==> flow/design.v (excerpt) <==
module ddr2_test
	(
	input  wire          clk,
	input  wire          reset,
	input  wire          writes_en,
	input  wire          reads_en,
	input  wire          calib_done, 
	output reg           ib_re,
	input  wire [31:0]   ib_data,
	input  wire [7:0]    ib_count,  
	input  wire          ib_valid,
	input  wire          ib_empty,
	output reg           ob_we,
	output reg  [31:0]   ob_data,
	input  wire [9:0]    ob_count,
	output reg           p0_rd_en_o, 
	input  wire          p0_rd_empty,
	input  wire [31:0]   p0_rd_data,
	input  wire          p0_cmd_full,
	output reg           p0_cmd_en,
	output reg  [2:0]    p0_cmd_instr,
	output reg  [29:0]   p0_cmd_byte_addr,
	output wire [5:0]    p0_cmd_bl_o, 
	input  wire          p0_wr_full,
	output reg           p0_wr_en,
	output reg  [31:0]   p0_wr_data,
	output wire [3:0]    p0_wr_mask,
	output reg [26:0]		MEMORY_COUNT  
	);
Size: ~1100 cells after synthesis, roughly 200 flip-flops, about 230 I/O pins, ~8700 µm² of cells after synthesis.
clock: 1.07 ns
lec_check: 0
abc_area: 1
cap_margin: 20
core_margin: 2
core_utilization: 51
cts_cluster_size: 99
place_density: 0.6
slew_margin: 20
tns_end_percent: 10
run.sh (not shown) runs the stock make flow with config.mk's settings and CLKGATE_MAP_FILE=.
The baseline completed and failed the layout checks on setup timing.
Then changed:
==> flow/config.mk (replaced) <==
export PLATFORM = sky130hd
export DESIGN_NAME = ddr2_test
export DESIGN_NICKNAME = ddr2_test
export VERILOG_FILES = /design/flow/design.v
export SDC_FILE = /design/flow/constraint.sdc
export NUM_CORES = 4
export LEC_CHECK = 0
export CAP_MARGIN = 20
export CORE_MARGIN = 2
export CORE_UTILIZATION = 56
export SETUP_SLACK_MARGIN = 0.35
export SLEW_MARGIN = 20
==> flow/constraint.sdc (replaced) <==
create_clock -name core_clock -period 1.35 [get_ports {clk}]
set_input_delay 0.2700 -clock core_clock [delete_from_list [all_inputs] [get_ports {clk}]]
set_output_delay 0.2700 -clock core_clock [all_outputs]
set_load 0.01 [all_outputs]
=> This time the run stopped in 4_1_cts; synthesized cell count fell by about a fifth; die size shrinks by roughly a tenth; synthesized area fell by a few percent.
Then changed:
--- a/flow/config.mk
+++ b/flow/config.mk
@@ -8,5 +8,5 @@
 export CAP_MARGIN = 20
 export CORE_MARGIN = 2
-export CORE_UTILIZATION = 56
-export SETUP_SLACK_MARGIN = 0.35
+export CORE_UTILIZATION = 58
+export SETUP_SLACK_MARGIN = -0.05
 export SLEW_MARGIN = 20
==> flow/constraint.sdc (replaced) <==
create_clock -name core_clock -period 1.99 [get_ports {clk}]
set_input_delay 0.3980 -clock core_clock [delete_from_list [all_inputs] [get_ports {clk}]]
set_output_delay 0.3980 -clock core_clock [all_outputs]
set_load 0.01 [all_outputs]
The new run finished with setup timing left.
Synthesized area is unchanged.
Synthesized cell count stays the same.
Die area falls by 3.3%.
Then changed:
--- a/flow/config.mk
+++ b/flow/config.mk
@@ -8,5 +8,5 @@
 export CAP_MARGIN = 20
 export CORE_MARGIN = 2
-export CORE_UTILIZATION = 58
-export SETUP_SLACK_MARGIN = -0.05
+export CORE_UTILIZATION = 56
+export SETUP_SLACK_MARGIN = -0.13
 export SLEW_MARGIN = 20
==> flow/constraint.sdc (replaced) <==
create_clock -name core_clock -period 1.35 [get_ports {clk}]
set_input_delay 0.2700 -clock core_clock [delete_from_list [all_inputs] [get_ports {clk}]]
set_output_delay 0.2700 -clock core_clock [all_outputs]
set_load 0.01 [all_outputs]
Result: Now the flow never finished: it broke off in 5_1_grt. Die area goes up by 3.5%. Area after synthesis does not change. Synthesized cell count does not change.
Then changed:
--- a/flow/config.mk
+++ b/flow/config.mk
@@ -8,5 +8,4 @@
 export CAP_MARGIN = 20
 export CORE_MARGIN = 2
-export CORE_UTILIZATION = 56
-export SETUP_SLACK_MARGIN = -0.13
+export CORE_UTILIZATION = 64
 export SLEW_MARGIN = 20
==> flow/constraint.sdc (replaced) <==
create_clock -name core_clock -period 1.69 [get_ports {clk}]
set_input_delay 0.3380 -clock core_clock [delete_from_list [all_inputs] [get_ports {clk}]]
set_output_delay 0.3380 -clock core_clock [all_outputs]
set_load 0.01 [all_outputs]
=>
- With this change the flow ended with an error in 4_1_cts
- synthesized area does not change
- die area is lower by 12%
- synthesized cell count stays the same
